v29:
==> flow/design.v (excerpt) <==
module exponent_multiplier (
    i_clk, i_rst_n,
    i_load, i_start, i_select,
    i_A, i_B,
    o_done, led_select, o_P,
	seg_i_A_ten, seg_i_A_unit, 
	seg_i_B_ten, seg_i_B_unit, 
	seg_o_P_thousand, seg_o_P_hundred, seg_o_P_ten, seg_o_P_unit
);
clock: 47.8 ns
lec_check: 0
abc_area: 1
cap_margin: 10
core_aspect_ratio: 1.45
core_margin: 2
core_utilization: 72
cts_cluster_diameter: 218
max_routing_layer: met4
min_routing_layer: met1
setup_slack_margin: 1.01
slew_margin: 20
tns_end_percent: 95
run.sh (not shown) runs the stock make flow with config.mk's settings and CLKGATE_MAP_FILE=.
global routing (5_1_grt): v29 exited with error
[inputs] v40 vs v29
- removing CORE_ASPECT_RATIO (formerly 1.45)
- setting PLACE_DENSITY to 0.6 for the first time
- removing SETUP_SLACK_MARGIN (formerly 1.01)
- removing TNS_END_PERCENT (formerly 95)
- removing MAX_ROUTING_LAYER (formerly met4)
- removing CTS_CLUSTER_DIAMETER (formerly 218)
- changing CAP_MARGIN from 10 to 20
- setting CTS_CLUSTER_SIZE to 99 for the first time
- removing MIN_ROUTING_LAYER (formerly met1)
- changing the clock period (ns, I/O delays scaled along) from 47.8 to 64.5
### Flow results
What ended v29 was a tool error in global routing (5_1_grt); the run never finished. v40: flow completed, timing, DRC and antenna clean. Taking v29 as the reference, in v40 total die size shows no meaningful change, placed wire-length estimate after detailed placement shows a reduction of 11%, number of placed instances with taps included shows a reduction of 5.3%. v40 vs. v29: synthesized area stayed essentially flat, post-CTS setup-driven buffer insertion count has decreased, die outline height has decreased, post-cts repair resize count now smaller.
Edits applied to the flow inputs when going from v40 to v57:
- swapping 72 for 40 in CORE_UTILIZATION
- clearing ABC_AREA, which used to be 1
- clearing CTS_CLUSTER_SIZE, which used to be 99
- swapping 64.5 for 48.9 in the clock period (ns, I/O delays scaled along)
==> comparison <==
- Across v57 and v40, the outcome is the same: a clean finish for every run.
- v57 vs v40 — routed length per placed instance climbed by more than a quarter
- Diff v40 -> v57: final-layout clock buffer total has decreased; number of buffers and inverters on the critical path lower; setup slack went down 3.23 ns.
- v57 vs v40, start point of the critical path: o_P[25]$_DFFE_PN0P_ vs o_P[27]$_DFFE_PN0P_

== build 4 ==
The RTL this note starts from:
==> flow/design.v <==
module exponent_multiplier (
    i_clk, i_rst_n,
    i_load, i_start, i_select,
    i_A, i_B,
    o_done, led_select, o_P,
	seg_i_A_ten, seg_i_A_unit, 
	seg_i_B_ten, seg_i_B_unit, 
	seg_o_P_thousand, seg_o_P_hundred, seg_o_P_ten, seg_o_P_unit
);
    input wire i_clk, i_rst_n;
    input wire i_load, i_start, i_select;
    input [3:0] i_A, i_B;
    output reg o_done, led_select;
    output reg [29:0] o_P;
	output reg [6:0] seg_i_A_ten, seg_i_A_unit;
	output reg [6:0] seg_i_B_ten, seg_i_B_unit;
	output reg [6:0] seg_o_P_thousand, seg_o_P_hundred, seg_o_P_ten, seg_o_P_unit;
    parameter IDLE = 3'b000, LOAD = 3'b001, CALC = 3'b010, FINISH = 3'b011;
    reg [2:0] current_state;
    reg [3:0] reg_A, reg_B;
	reg [3:0] led_reg_A, led_reg_B;
    reg [19:0] reg_A_shift;
    reg [29:0] reg_P_exp;
    reg [7:0] reg_P_mul;
    reg [3:0] counter_exp;
    reg [2:0] index_bit_B;
    reg exp_done, mul_done;
    always @(posedge i_clk or negedge i_rst_n) begin
        if (!i_rst_n) begin
            reg_A <= 4'b0;
            reg_B <= 4'b0;
            reg_P_exp <= 30'b1;
            reg_P_mul <= 8'b0;
            reg_A_shift <= 20'b0;
			led_reg_A <= 4'b0;	
			led_reg_B <= 4'b0;	
            o_done <= 0;
			led_select <= 0;
            o_P <= 30'b0;
            counter_exp <= 4'b0;
            index_bit_B <= 3'b0;
            exp_done <= 0;
            mul_done <= 0;
            current_state <= IDLE;
        end
        else begin
            case (current_state)
                IDLE: begin
                    reg_A <= 4'b0;
                    reg_B <= 4'b0;
                    reg_P_exp <= 30'b1;
                    reg_P_mul <= 8'b0;
                    reg_A_shift <= 20'b0;
                    o_done <= 0;
					led_select <= 0;
                    o_P <= 30'b0;
                    counter_exp <= 4'b0;
                    index_bit_B <= 3'b0;
                    exp_done <= 0;
                    mul_done <= 0;
                    if (!i_load) begin 
                        reg_A <= i_A;
						led_reg_A <= i_A;
                        reg_B <= i_B;
						led_reg_B <= i_B;
                        reg_A_shift <= {16'b0, i_A};
                        current_state <= LOAD;
                    end                    
                end    
                LOAD: begin                    
                    current_state <= (!i_start) ? CALC : LOAD;
                end
                CALC: begin
                    if (i_start) begin
                        if (!exp_done) begin
                            if (counter_exp < reg_B) begin
                                reg_P_exp <= reg_P_exp * reg_A;
                                counter_exp <= counter_exp + 1;
                            end
                            else begin
                                exp_done <= 1;
                            end
                        end
                        if (!mul_done) begin
                            if (index_bit_B < 4) begin
                                if (reg_B[index_bit_B]) begin
                                    reg_P_mul <= reg_P_mul + reg_A_shift[7:0];
                                end
                                reg_A_shift <= reg_A_shift << 1;
                                index_bit_B <= index_bit_B + 1;
                            end
                            else begin
                                mul_done <= 1;
                            end
                        end
                        if (exp_done && mul_done) begin
                            current_state <= FINISH;
                        end
                    end
                end
                FINISH: begin
                    o_done <= 1;
                    led_select <= !i_select;
                    if (!i_select) begin
                        o_P <= reg_P_exp;
                    end
                    else if (i_select) begin
                        o_P <= {22'b0, reg_P_mul};
                    end
                    if (!i_start) begin
                        current_state <= IDLE;
                    end
                end
            endcase
        end
    end
	always @(*) begin                 
		case (led_reg_A % 10)
			4'd0: seg_i_A_unit = 7'b1000000;
			4'd1: seg_i_A_unit = 7'b1111001;
			4'd2: seg_i_A_unit = 7'b0100100;
			4'd3: seg_i_A_unit = 7'b0110000;
			4'd4: seg_i_A_unit = 7'b0011001;
			4'd5: seg_i_A_unit = 7'b0010010;
			4'd6: seg_i_A_unit = 7'b0000010;
			4'd7: seg_i_A_unit = 7'b1111000;
			4'd8: seg_i_A_unit = 7'b0000000;
			4'd9: seg_i_A_unit = 7'b0010000;
			default: seg_i_A_unit = 7'b1000000;
		endcase
		case (led_reg_A / 10)
			4'd0: seg_i_A_ten = 7'b1000000;
			4'd1: seg_i_A_ten = 7'b1111001;
			4'd2: seg_i_A_ten = 7'b0100100;
			4'd3: seg_i_A_ten = 7'b0110000;
			4'd4: seg_i_A_ten = 7'b0011001;
			4'd5: seg_i_A_ten = 7'b0010010;
			4'd6: seg_i_A_ten = 7'b0000010;
			4'd7: seg_i_A_ten = 7'b1111000;
			4'd8: seg_i_A_ten = 7'b0000000;
			4'd9: seg_i_A_ten = 7'b0010000;
			default: seg_i_A_ten = 7'b1000000;
		endcase
		case (led_reg_B % 10)
			4'd0: seg_i_B_unit = 7'b1000000;
			4'd1: seg_i_B_unit = 7'b1111001;
			4'd2: seg_i_B_unit = 7'b0100100;
			4'd3: seg_i_B_unit = 7'b0110000;
			4'd4: seg_i_B_unit = 7'b0011001;
			4'd5: seg_i_B_unit = 7'b0010010;
			4'd6: seg_i_B_unit = 7'b0000010;
			4'd7: seg_i_B_unit = 7'b1111000;
			4'd8: seg_i_B_unit = 7'b0000000;
			4'd9: seg_i_B_unit = 7'b0010000;
			default: seg_i_B_unit = 7'b1000000;
		endcase
		case (led_reg_B / 10)
			4'd0: seg_i_B_ten = 7'b1000000;
			4'd1: seg_i_B_ten = 7'b1111001;
			4'd2: seg_i_B_ten = 7'b0100100;
			4'd3: seg_i_B_ten = 7'b0110000;
			4'd4: seg_i_B_ten = 7'b0011001;
			4'd5: seg_i_B_ten = 7'b0010010;
			4'd6: seg_i_B_ten = 7'b0000010;
			4'd7: seg_i_B_ten = 7'b1111000;
			4'd8: seg_i_B_ten = 7'b0000000;
			4'd9: seg_i_B_ten = 7'b0010000;
			default: seg_i_B_ten = 7'b1000000;
		endcase
		case (o_P % 10)
			4'd0: seg_o_P_unit = 7'b1000000;
			4'd1: seg_o_P_unit = 7'b1111001;
			4'd2: seg_o_P_unit = 7'b0100100;
			4'd3: seg_o_P_unit = 7'b0110000;
			4'd4: seg_o_P_unit = 7'b0011001;
			4'd5: seg_o_P_unit = 7'b0010010;
			4'd6: seg_o_P_unit = 7'b0000010;
			4'd7: seg_o_P_unit = 7'b1111000;
			4'd8: seg_o_P_unit = 7'b0000000;
			4'd9: seg_o_P_unit = 7'b0010000;
			default: seg_o_P_unit = 7'b1000000;
		endcase
		case ((o_P / 10) % 10)
			4'd0: seg_o_P_ten = 7'b1000000;
			4'd1: seg_o_P_ten = 7'b1111001;
			4'd2: seg_o_P_ten = 7'b0100100;
			4'd3: seg_o_P_ten = 7'b0110000;
			4'd4: seg_o_P_ten = 7'b0011001;
			4'd5: seg_o_P_ten = 7'b0010010;
			4'd6: seg_o_P_ten = 7'b0000010;
			4'd7: seg_o_P_ten = 7'b1111000;
			4'd8: seg_o_P_ten = 7'b0000000;
			4'd9: seg_o_P_ten = 7'b0010000;
			default: seg_o_P_ten = 7'b1000000;
		endcase
		case ((o_P / 100) % 10)
			4'd0: seg_o_P_hundred = 7'b1000000;
			4'd1: seg_o_P_hundred = 7'b1111001;
			4'd2: seg_o_P_hundred = 7'b0100100;
			4'd3: seg_o_P_hundred = 7'b0110000;
			4'd4: seg_o_P_hundred = 7'b0011001;
			4'd5: seg_o_P_hundred = 7'b0010010;
			4'd6: seg_o_P_hundred = 7'b0000010;
			4'd7: seg_o_P_hundred = 7'b1111000;
			4'd8: seg_o_P_hundred = 7'b0000000;
			4'd9: seg_o_P_hundred = 7'b0010000;
			default: seg_o_P_hundred = 7'b1000000;
		endcase
		case ((o_P / 1000) % 10)
			4'd0: seg_o_P_thousand = 7'b1000000;
			4'd1: seg_o_P_thousand = 7'b1111001;
			4'd2: seg_o_P_thousand = 7'b0100100;
			4'd3: seg_o_P_thousand = 7'b0110000;
			4'd4: seg_o_P_thousand = 7'b0011001;
			4'd5: seg_o_P_thousand = 7'b0010010;
			4'd6: seg_o_P_thousand = 7'b0000010;
			4'd7: seg_o_P_thousand = 7'b1111000;
			4'd8: seg_o_P_thousand = 7'b0000000;
			4'd9: seg_o_P_thousand = 7'b0010000;
			default: seg_o_P_thousand = 7'b1000000;		
		endcase
    end
endmodule
clock: 50.0 ns
lec_check: 0
cap_margin: 20
cell_pad_in_sites_detail_placement: 1
cell_pad_in_sites_global_placement: 3
core_aspect_ratio: 0.66
core_margin: 3
core_utilization: 50
cts_cluster_diameter: 219
cts_cluster_size: 32
gpl_routability_driven: 0
gpl_timing_driven: 0
place_density: 0.69
slew_margin: 20
For build 4, the flow was terminated by a tool error in global placement without I/O and produced no final design.
The following lists how build 44 was set up differently from build 4:
==> flow/config.mk <==
export PLATFORM = sky130hd
export DESIGN_NAME = exponent_multiplier
export DESIGN_NICKNAME = exponent_multiplier
export VERILOG_FILES = /design/flow/design.v
export SDC_FILE = /design/flow/constraint.sdc
export NUM_CORES = 4
export LEC_CHECK = 0
export CAP_MARGIN = 20
export CORE_MARGIN = 2
export CORE_UTILIZATION = 40
export CTS_CLUSTER_DIAMETER = 193
export CTS_CLUSTER_SIZE = 100
export PLACE_DENSITY = 0.9
export SLEW_MARGIN = 20
### Flow results
There was hardly any difference in chip area estimate from yosys synthesis between build 4 and build 44.
In build 44 relative to build 4, die boundary width had gone down by a little under 10%.
Going from build 4 to build 44, number of rows created at floorplan has increased, initial cell density of the core now sits lower.
Diff build 4..build 44 | area after synthesis | negligible
The final layout from build 44, which completed every stage, passed the timing, DRC and antenna checks at the end of the flow.
Summary: with build 4 as the reference, area of the chip in build 44 moved up by more than 10%.
Edits applied to the flow inputs when going from build 44 to build 64:
diff --git a/flow/config.mk b/flow/config.mk
--- a/flow/config.mk
+++ b/flow/config.mk
@@ -8,7 +8,7 @@
 export CAP_MARGIN = 20
 export CORE_MARGIN = 2
-export CORE_UTILIZATION = 40
-export CTS_CLUSTER_DIAMETER = 193
+export CORE_UTILIZATION = 69
+export CTS_CLUSTER_DIAMETER = 253
 export CTS_CLUSTER_SIZE = 100
-export PLACE_DENSITY = 0.9
+export PLACE_DENSITY = 0.6
 export SLEW_MARGIN = 20
## What came out
- The run showing the smaller area growth from synthesis to final layout is build 64.
- Going from build 44 to build 64, design area shrank by 1.6%.
Input-level comparison between build 69 and build 64:
diff --git a/flow/config.mk b/flow/config.mk
--- a/flow/config.mk
+++ b/flow/config.mk
@@ -7,8 +7,13 @@
 export LEC_CHECK = 0
 export CAP_MARGIN = 20
+export CELL_PAD_IN_SITES_DETAIL_PLACEMENT = 2
+export CELL_PAD_IN_SITES_GLOBAL_PLACEMENT = 3
+export CORE_ASPECT_RATIO = 0.66
 export CORE_MARGIN = 2
-export CORE_UTILIZATION = 69
-export CTS_CLUSTER_DIAMETER = 253
-export CTS_CLUSTER_SIZE = 100
-export PLACE_DENSITY = 0.6
+export CORE_UTILIZATION = 50
+export CTS_CLUSTER_DIAMETER = 219
+export CTS_CLUSTER_SIZE = 32
+export GPL_ROUTABILITY_DRIVEN = 1
+export GPL_TIMING_DRIVEN = 0
+export SETUP_SLACK_MARGIN = 5.0
 export SLEW_MARGIN = 20
--- outcome ---
- Build 64 fits on a die that is smaller than the die of build 69.
- Build 69 is listed as incomplete: the tool reported an error in global placement without I/O and the run ended there.
- Summary of build 69 over build 64: core outline area went up, compound-gate portion of the synthesized area did not really move, synthesized chip area reported by yosys did not really move.
